==> v15: inputs <==
==> flow/design.v <==
module sdram_controller (
        input   clk,
        input   rst,
        output  sdram_cle,
        output  sdram_cs,
        output  sdram_cas,
        output  sdram_ras,
        output  sdram_we,
        output  sdram_dqm,
        output  [1:0]  sdram_ba,
        output  [12:0] sdram_a,
        input   [31:0] sdram_dqi,
        output  [31:0] sdram_dqo,
        input   [22:0] user_addr,    
        input   rw,                  
        input   [31:0] data_in,      
        output  [31:0] data_out,     
        output  busy,                
        input   in_valid,            
        output  out_valid            
    );
    localparam tCASL            = 13'd2;        
    localparam tPRE             = 13'd2;        
    localparam tACT             = 13'd2;        
    localparam tREF             = 13'd6;        
    localparam tRef_Counter     = 10'd750;     
    wire [22:0] addr;
    wire [12:0] Mapped_RA;
    wire [1:0]  Mapped_BA;
    wire [7:0]  Mapped_CA;
    reg        req_rw_q;
    reg [22:0] req_addr_q;
    reg [31:0] req_data_q;
    reg        start_q;
    wire        eff_rw   = start_q ? req_rw_q   : rw;
    wire [22:0] eff_addr = start_q ? req_addr_q : user_addr;
    wire [31:0] eff_data = start_q ? req_data_q : data_in;
    assign Mapped_RA = {eff_addr[22:10]};
    assign Mapped_BA = {eff_addr[9:8]};
    assign Mapped_CA = {eff_addr[7:0]};
    assign addr = {Mapped_RA, Mapped_BA, Mapped_CA};
    wire[22:0]next_input_addr;
    wire[22:0]next_addr;
    wire [12:0] next_Mapped_RA;
    wire [1:0]  next_Mapped_BA;
    wire [7:0]  next_Mapped_CA;
    assign next_input_addr = eff_addr + 8;  
    assign next_Mapped_RA = {next_input_addr[22:10]};
    assign next_Mapped_BA = {next_input_addr[9:8]};
    assign next_Mapped_CA = {next_input_addr[7:0]};
    assign next_addr = {next_Mapped_RA,next_Mapped_BA,next_Mapped_CA}; 
    reg [31:0] cache_d[0:1], cache_q[0:1];
    reg [22:0] cache_addr_d[0:1], cache_addr_q[0:1];
    reg [1:0]  cache_cnt_d[0:1], cache_cnt_q[0:1]; 
    reg [1:0]  cache_vld_d, cache_vld_q;
    localparam CMD_UNSELECTED    = 4'b1000;
    localparam CMD_NOP           = 4'b0111;
    localparam CMD_ACTIVE        = 4'b0011;
    localparam CMD_READ          = 4'b0101;
    localparam CMD_WRITE         = 4'b0100;
    localparam CMD_TERMINATE     = 4'b0110;
    localparam CMD_PRECHARGE     = 4'b0010;
    localparam CMD_REFRESH       = 4'b0001;
    localparam CMD_LOAD_MODE_REG = 4'b0000;
    localparam STATE_SIZE = 4;
    localparam INIT = 4'd0,
               WAIT = 4'd1,
               PRECHARGE_INIT = 4'd2,
               REFRESH_INIT_1 = 4'd3,
               REFRESH_INIT_2 = 4'd4,
               LOAD_MODE_REG = 4'd5,
               IDLE = 4'd6,
               REFRESH = 4'd7,
               ACTIVATE = 4'd8,
               READ = 4'd9,
               READ_RES = 4'd10,
               WRITE = 4'd11,
               PRECHARGE = 4'd12;
    reg cle_d, cle_q;
    reg dqm_q, dqm_d;
    reg [3:0] cmd_d, cmd_q;
    reg [1:0] ba_d, ba_q;
    reg [12:0] a_d, a_q;
    reg [31:0] dq_d, dq_q;
    reg [31:0] dqi_d, dqi_q;
    reg dq_en_d, dq_en_q;
    assign sdram_cle = cle_q;
    assign sdram_cs = cmd_q[3];
    assign sdram_ras = cmd_q[2];
    assign sdram_cas = cmd_q[1];
    assign sdram_we = cmd_q[0];
    assign sdram_dqm = dqm_q;
    assign sdram_ba = ba_q;
    assign sdram_a = a_q;
    assign sdram_dqo = dq_en_q ? dq_q : 32'h00000000;
    reg [STATE_SIZE-1:0] state_d, state_q;
    reg [STATE_SIZE-1:0] next_state_d, next_state_q;
    reg [22:0] addr_d, addr_q;
    reg [31:0] data_d, data_q;
    reg out_valid_d, out_valid_q;
    reg [15:0] delay_ctr_d, delay_ctr_q;
    reg [9:0] refresh_ctr_d, refresh_ctr_q;
    reg refresh_flag_d, refresh_flag_q;
    reg ready_d, ready_q;
    reg start_d;
    reg rw_op_d, rw_op_q;
    reg [3:0] row_open_d, row_open_q;
    reg [12:0] row_addr_d[3:0], row_addr_q[3:0];
    reg [2:0] precharge_bank_d, precharge_bank_q;
    integer i;
    assign data_out = data_q;
    assign busy = !ready_q;
    assign out_valid = out_valid_q;
    always @* begin
        dq_d = dq_q;
        dqi_d = sdram_dqi;
        dq_en_d = 1'b0;  
        cle_d = cle_q;
        cmd_d = CMD_NOP;  
        dqm_d = 1'b0;
        ba_d = 2'd0;
        a_d = 13'd0;
        state_d = state_q;
        next_state_d = next_state_q;
        delay_ctr_d = delay_ctr_q;
        addr_d = addr_q;
        data_d = data_q;
        out_valid_d = 1'b0;
        precharge_bank_d = precharge_bank_q;
        rw_op_d = rw_op_q;
        ready_d = ready_q;
        start_d = start_q;
        row_open_d = row_open_q;
        for (i = 0; i < 4; i = i + 1)
            row_addr_d[i] = row_addr_q[i];
        refresh_flag_d = refresh_flag_q;
        refresh_ctr_d = refresh_ctr_q + 1'b1;
        if (refresh_ctr_q > tRef_Counter) begin
            refresh_ctr_d = 10'd0;
            refresh_flag_d = 1'b1;
        end
        cache_d[0] = cache_q[0];
        cache_d[1] = cache_q[1];
        cache_addr_d[0] = cache_addr_q[0];
        cache_addr_d[1] = cache_addr_q[1];
        cache_cnt_d[0] = cache_cnt_q[0];
        cache_cnt_d[1] = cache_cnt_q[1];
        cache_vld_d = cache_vld_q;
        case(cache_cnt_q[0])
            0:begin
                cache_d[0] = sdram_dqi;
                cache_cnt_d[0] = 2'b11;
            end
            1:cache_cnt_d[0] = 2'b00;
            2:cache_cnt_d[0] = 2'b01;
        endcase
        case(cache_cnt_q[1])
            0:begin
                cache_d[1] = sdram_dqi;
                cache_cnt_d[1] = 2'b11;
            end
            1:cache_cnt_d[1] = 2'b00;
            2:cache_cnt_d[1] = 2'b01;
        endcase
        case (state_q)
            INIT: begin
                row_open_d = 4'b0;
                out_valid_d = 1'b0;
                a_d = {3'b000, 1'b0, 2'b00, 3'b010, 1'b0, 3'b010};  
                ba_d = 2'b0;
                cle_d = 1'b1;
                state_d = WAIT;
                delay_ctr_d = 16'd0;
                next_state_d = IDLE;
                refresh_flag_d = 1'b0;
                refresh_ctr_d = 10'b1;
                ready_d = 1'b0;
                dq_en_d = 1'b0;
            end
            WAIT: begin
                delay_ctr_d = delay_ctr_q - 1'b1;
                if (delay_ctr_q == 13'd0) begin
                    state_d = next_state_q;
                end
            end
            IDLE: begin
            	start_d = start_q;
                if (ready_q && in_valid) begin
                        start_d = 1'd1;
                end
                if (refresh_flag_q) begin  
                    ready_d = 1'b0;
                    state_d = PRECHARGE;
                    next_state_d = REFRESH;
                    precharge_bank_d = 3'b100;  
                    refresh_flag_d = 1'b0;  
                end 
                else if ((ready_q && in_valid) || start_q) begin  
                    start_d = 1'd0;
                    ready_d = 1'b0;  
                    rw_op_d = eff_rw;  
                    addr_d = addr;
                    if (eff_rw)  
                        data_d = eff_data;
                    if (row_open_q[addr[9:8]]) begin
                        if (row_addr_q[addr[9:8]] == addr[22:10]) begin  
                            if (eff_rw)
                                state_d = WRITE;
                            else begin
                                if (cache_vld_q[addr[2]] && cache_cnt_q[addr[2]] == 2'b11 && cache_addr_q[addr[2]] == addr[22:0]) begin  
                                    out_valid_d = 1'b1;
                                    data_d = cache_q[addr[2]];
                                    if(row_open_q[next_addr[9:8]] && row_addr_q[next_addr[9:8]] == next_addr[22:10]) begin
                                        cmd_d = CMD_READ;
                                        a_d = {2'b0, 1'b0, next_addr[7:0], 2'b0};
                                        ba_d = next_addr[9:8];
                                        cache_addr_d[next_addr[2]] = next_addr;
                                        cache_cnt_d[next_addr[2]] = 2;
                    cache_vld_d[next_addr[2]] = 1'b1;
                                    end
                                end
                                else begin                  
                                    state_d = READ;
                                end
                            end
                        end 
                        else begin  
                            state_d = PRECHARGE;  
                            precharge_bank_d = {1'b0, addr[9:8]};
                            next_state_d = ACTIVATE;  
                        end
                    end 
                    else begin  
                        state_d = ACTIVATE;  
                    end
                end
                else if (!ready_q) begin
                    ready_d = 1;
                end
            end
            REFRESH: begin
                cmd_d = CMD_REFRESH;
                state_d = WAIT;
                delay_ctr_d = tREF;
                next_state_d = IDLE;
            end
            ACTIVATE: begin
                cmd_d = CMD_ACTIVE;
                a_d = addr_q[22:10];
                ba_d = addr_q[9:8];
                delay_ctr_d = tACT;
                state_d = WAIT;
                if (rw_op_q)
                    next_state_d = WRITE;
                else
                    next_state_d = READ;
                row_open_d[addr_q[9:8]] = 1'b1;  
                row_addr_d[addr_q[9:8]] = addr_q[22:10];
            end
            READ: begin
                cmd_d = CMD_READ;
                a_d = {2'b0, 1'b0, addr_q[7:0], 2'b0};
                ba_d = addr_q[9:8];
                state_d = WAIT;
                delay_ctr_d = tCASL; 
                next_state_d = READ_RES;
            end
            READ_RES: begin
                data_d = dqi_q;  
                out_valid_d = 1'b1;
                state_d = IDLE;
                if (row_open_q[next_addr[9:8]] && row_addr_q[next_addr[9:8]] == next_addr[22:10]) begin
                    cmd_d = CMD_READ;
                    a_d = {2'b0, 1'b0, next_addr[7:0], 2'b0};  
                    ba_d = next_addr[9:8];
                    cache_addr_d[next_addr[2]] = next_addr;
                    cache_cnt_d[next_addr[2]] = 2;
                    cache_vld_d[next_addr[2]] = 1'b1;
            	end
            end
            WRITE: begin
                cmd_d = CMD_WRITE;
                dq_d = data_q;
                dq_en_d = 1'b1;  
                a_d = {2'b0, 1'b0, addr_q[7:0], 2'b00};
                ba_d = addr_q[9:8];
                for (i = 0; i < 2; i = i + 1) begin
                    if (cache_addr_q[i] == addr_q) begin
                        cache_d[i] = data_q;
                        cache_cnt_d[i] = 2'b11;
                    end
                end
                state_d = IDLE;
            end
            PRECHARGE: begin
                cmd_d = CMD_PRECHARGE;
                a_d[10] = precharge_bank_q[2];  
                ba_d = precharge_bank_q[1:0];
                state_d = WAIT;
                delay_ctr_d = tPRE;
                if (precharge_bank_q[2]) begin
                    row_open_d = 4'b0000;  
                end else begin
                    row_open_d[precharge_bank_q[1:0]] = 1'b0;  
                end
            end
            default: state_d = INIT;
        endcase
    end
    always @(posedge clk) begin
        if(rst) begin
            cle_q <= 1'b0;
            dq_en_q <= 1'b0;
            state_q <= INIT;
            ready_q <= 1'b0;
            start_q <= 1'b0;
            cache_q[0] <= 0;
            cache_addr_q[0] <= 0;
            cache_cnt_q[0] <= 2'b11;
            cache_q[1] <= 0;
            cache_addr_q[1] <= 0;
            cache_cnt_q[1] <= 2'b11;
            cache_vld_q <= 2'b00;
        end else begin
            cle_q <= cle_d;
            dq_en_q <= dq_en_d;
            state_q <= state_d;
            ready_q <= ready_d;
            start_q <= start_d;
            cache_q[0] <= cache_d[0];
            cache_addr_q[0] <= cache_addr_d[0];
            cache_cnt_q[0] <= cache_cnt_d[0];
            cache_q[1] <= cache_d[1];
            cache_addr_q[1] <= cache_addr_d[1];
            cache_cnt_q[1] <= cache_cnt_d[1];
            cache_vld_q <= cache_vld_d;
        end
        cmd_q <= cmd_d;
        dqm_q <= dqm_d;
        ba_q <= ba_d;
        a_q <= a_d;
        dq_q <= dq_d;
        dqi_q <= dqi_d;
        next_state_q <= next_state_d;
        refresh_flag_q <= refresh_flag_d;
        refresh_ctr_q <= refresh_ctr_d;
        data_q <= data_d;
        addr_q <= addr_d;
        out_valid_q <= out_valid_d;
        row_open_q <= row_open_d;
        for (i = 0; i < 4; i = i + 1)
            row_addr_q[i] <= row_addr_d[i];
        precharge_bank_q <= precharge_bank_d;
        rw_op_q <= rw_op_d;
        if (state_q == IDLE && ready_q && in_valid) begin
            req_rw_q <= rw;
            req_addr_q <= user_addr;
            req_data_q <= data_in;
        end
        delay_ctr_q <= delay_ctr_d;
    end
endmodule
==> flow/run.sh <==
#!/bin/bash
# the make line also repeats each setting of config.mk as NAME=value (left out here)
make -C /OpenROAD-flow-scripts/flow DESIGN_CONFIG=/design/flow/config.mk WORK_HOME=/design/flow/orfs CLKGATE_MAP_FILE= finish
==> flow/config.mk <==
export PLATFORM = sky130hd
export DESIGN_NAME = sdram_controller
export DESIGN_NICKNAME = sdram_controller
export VERILOG_FILES = /design/flow/design.v
export SDC_FILE = /design/flow/constraint.sdc
export NUM_CORES = 4
export LEC_CHECK = 0
export ABC_AREA = 1
export CAP_MARGIN = 30
export CELL_PAD_IN_SITES_DETAIL_PLACEMENT = 2
export CELL_PAD_IN_SITES_GLOBAL_PLACEMENT = 2
export CORE_MARGIN = 2
export CORE_UTILIZATION = 70
export CTS_CLUSTER_DIAMETER = 252
export CTS_CLUSTER_SIZE = 95
export GPL_ROUTABILITY_DRIVEN = 1
export GPL_TIMING_DRIVEN = 1
export MAX_ROUTING_LAYER = met5
export MIN_ROUTING_LAYER = met2
export PLACE_DENSITY_LB_ADDON = 0.27
export SLEW_MARGIN = 0
==> flow/constraint.sdc <==
create_clock -name core_clock -period 4.3 [get_ports {clk}]
set_input_delay 0.8600 -clock core_clock [delete_from_list [all_inputs] [get_ports {clk}]]
set_output_delay 0.8600 -clock core_clock [all_outputs]
set_load 0.01 [all_outputs]
==> v29: changes against v15 <==
Settings changed: ABC_AREA 1 to default, CAP_MARGIN 30 to 20, CELL_PAD_IN_SITES_DETAIL_PLACEMENT 2 to default, CELL_PAD_IN_SITES_GLOBAL_PLACEMENT 2 to default, CORE_UTILIZATION 70 to 40, CTS_CLUSTER_DIAMETER 252 to default, CTS_CLUSTER_SIZE 95 to default, GPL_ROUTABILITY_DRIVEN 1 to default, GPL_TIMING_DRIVEN 1 to default, MAX_ROUTING_LAYER met5 to default, MIN_ROUTING_LAYER met2 to default, PLACE_DENSITY_LB_ADDON 0.27 to default, SLEW_MARGIN 0 to 20.
==> flow/constraint.sdc (replaced) <==
create_clock -name core_clock -period 4.2 [get_ports {clk}]
set_input_delay 0.8400 -clock core_clock [delete_from_list [all_inputs] [get_ports {clk}]]
set_output_delay 0.8400 -clock core_clock [all_outputs]
set_load 0.01 [all_outputs]
==> v30: changes against v15 <==
Settings changed: ABC_AREA 1 to default, CAP_MARGIN 30 to 20, CELL_PAD_IN_SITES_DETAIL_PLACEMENT 2 to default, CELL_PAD_IN_SITES_GLOBAL_PLACEMENT 2 to default, CORE_UTILIZATION 70 to 40, CTS_CLUSTER_DIAMETER 252 to 191, CTS_CLUSTER_SIZE 95 to default, GPL_ROUTABILITY_DRIVEN 1 to default, GPL_TIMING_DRIVEN 1 to 0, HOLD_SLACK_MARGIN from default to -0.03, MAX_ROUTING_LAYER met5 to default, MIN_ROUTING_LAYER met2 to default, PLACE_DENSITY from default to 0.89, PLACE_DENSITY_LB_ADDON 0.27 to default, SETUP_SLACK_MARGIN from default to 0.45, SLEW_MARGIN 0 to 20.
==> flow/constraint.sdc (replaced) <==
create_clock -name core_clock -period 4.2 [get_ports {clk}]
set_input_delay 0.8400 -clock core_clock [delete_from_list [all_inputs] [get_ports {clk}]]
set_output_delay 0.8400 -clock core_clock [all_outputs]
set_load 0.01 [all_outputs]
==> v27: changes against v15 <==
Settings changed: CAP_MARGIN 30 to 20, CELL_PAD_IN_SITES_DETAIL_PLACEMENT 2 to default, CELL_PAD_IN_SITES_GLOBAL_PLACEMENT 2 to default, CORE_UTILIZATION 70 to 18, CTS_CLUSTER_SIZE 95 to 14, GPL_ROUTABILITY_DRIVEN 1 to default, MIN_ROUTING_LAYER met2 to default.
==> flow/constraint.sdc (replaced) <==
create_clock -name core_clock -period 2.99 [get_ports {clk}]
set_input_delay 0.5980 -clock core_clock [delete_from_list [all_inputs] [get_ports {clk}]]
set_output_delay 0.5980 -clock core_clock [all_outputs]
set_load 0.01 [all_outputs]
==> results.yml <==
# implementation run metrics
run_status:
  outcome: "failed layout checks"
  layout.failed_checks: "negative setup slack"
synthesis:
  syn_inst: 1778
  post_synthesis_cell_area_um2: 19500
  netlist_top_cells_area: "sky130_fd_sc_hd__edfxtp_1, sky130_fd_sc_hd__dfxtp_1, sky130_fd_sc_hd__mux2i_1"
  synth_top_cell_by_count: "sky130_fd_sc_hd__edfxtp_1"
  avgSynthCellArea_um2: 11.0
  synth.cellmix.adderShare: 0.00514
  mux_share: 0.160
  yosys.cell_types.count: 75
  xor_share: 0.0575
floorplanning:
  die_w_um: 225
  core_area_um2: 47900
  die_h_um: 225
sta:
  setup_viol: 62
  fin_ws_ps: -698
# the run above: v30

==> results.yml <==
# implementation run metrics
synthesis:
  avgSynthCellArea_um2: 8.03
  mux_share: 0
  netlist_top_cells_area: "sky130_fd_sc_hd__edfxtp_1, sky130_fd_sc_hd__dfxtp_1, sky130_fd_sc_hd__nand2_1"
  synth.cellmix.adderShare: 0.00494
  post_synthesis_cell_area_um2: 20300
  xor_share: 0.0216
  yosys.cell_types.count: 55
hold_path:
  hold_path_depth: 2
run_status:
  outcome: "failed layout checks"
  layout.failed_checks: "negative setup slack"
sta:
  fin_ws_ps: -411
  setup_viol: 105
setup_path:
  cpLargestDelayFamily: "simple AND/OR/NAND/NOR gates"
  critical_path.most_common_cell: "sky130_fd_sc_hd__nand2_1"
floorplanning:
  core_area_um2: 112000
  die_w_um: 340
# the run above: v27

==> results.yml <==
# yosys + openroad results
run_status:
  outcome: "did not finish"
  last_flow_stage_reached: "3_1_place_gp_skip_io"
  toolErrorMsg: "[ERROR FLW-0024] Place density exceeds 1.0 (current PLACE_DENSITY_LB_ADDON =  0.27). Please check if the value of  PLACE_DENSITY_LB_ADDON is between 0 and 0.99."
floorplanning:
  core_area_um2: 28600
  die_h_um: 174
  die_w_um: 174
synthesis:
  netlist_top_cells_area: "sky130_fd_sc_hd__edfxtp_1, sky130_fd_sc_hd__dfxtp_1, sky130_fd_sc_hd__nand2_1"
  yosys.area_share.aoi: 0.122
  syn_inst: 2527
  synth.cellmix.adderShare: 0.00494
  xor_share: 0.0216
  mux_share: 0
# the run above: v15

==> results.yml <==
# implementation run metrics
sta:
  setup_viol: 0
  fin_ws_ps: 111
synthesis:
  yosys.cell_types.count: 75
  synth.cellmix.adderShare: 0.00514
  post_synthesis_cell_area_um2: 19500
  xor_share: 0.0575
  netlist_top_cells_area: "sky130_fd_sc_hd__edfxtp_1, sky130_fd_sc_hd__dfxtp_1, sky130_fd_sc_hd__mux2i_1"
  syn_inst: 1778
  mux_share: 0.160
  avgSynthCellArea_um2: 11.0
floorplanning:
  die_h_um: 225
  core_area_um2: 47900
run_status:
  outcome: "timing/DRC/antenna clean"
# the run above: v29

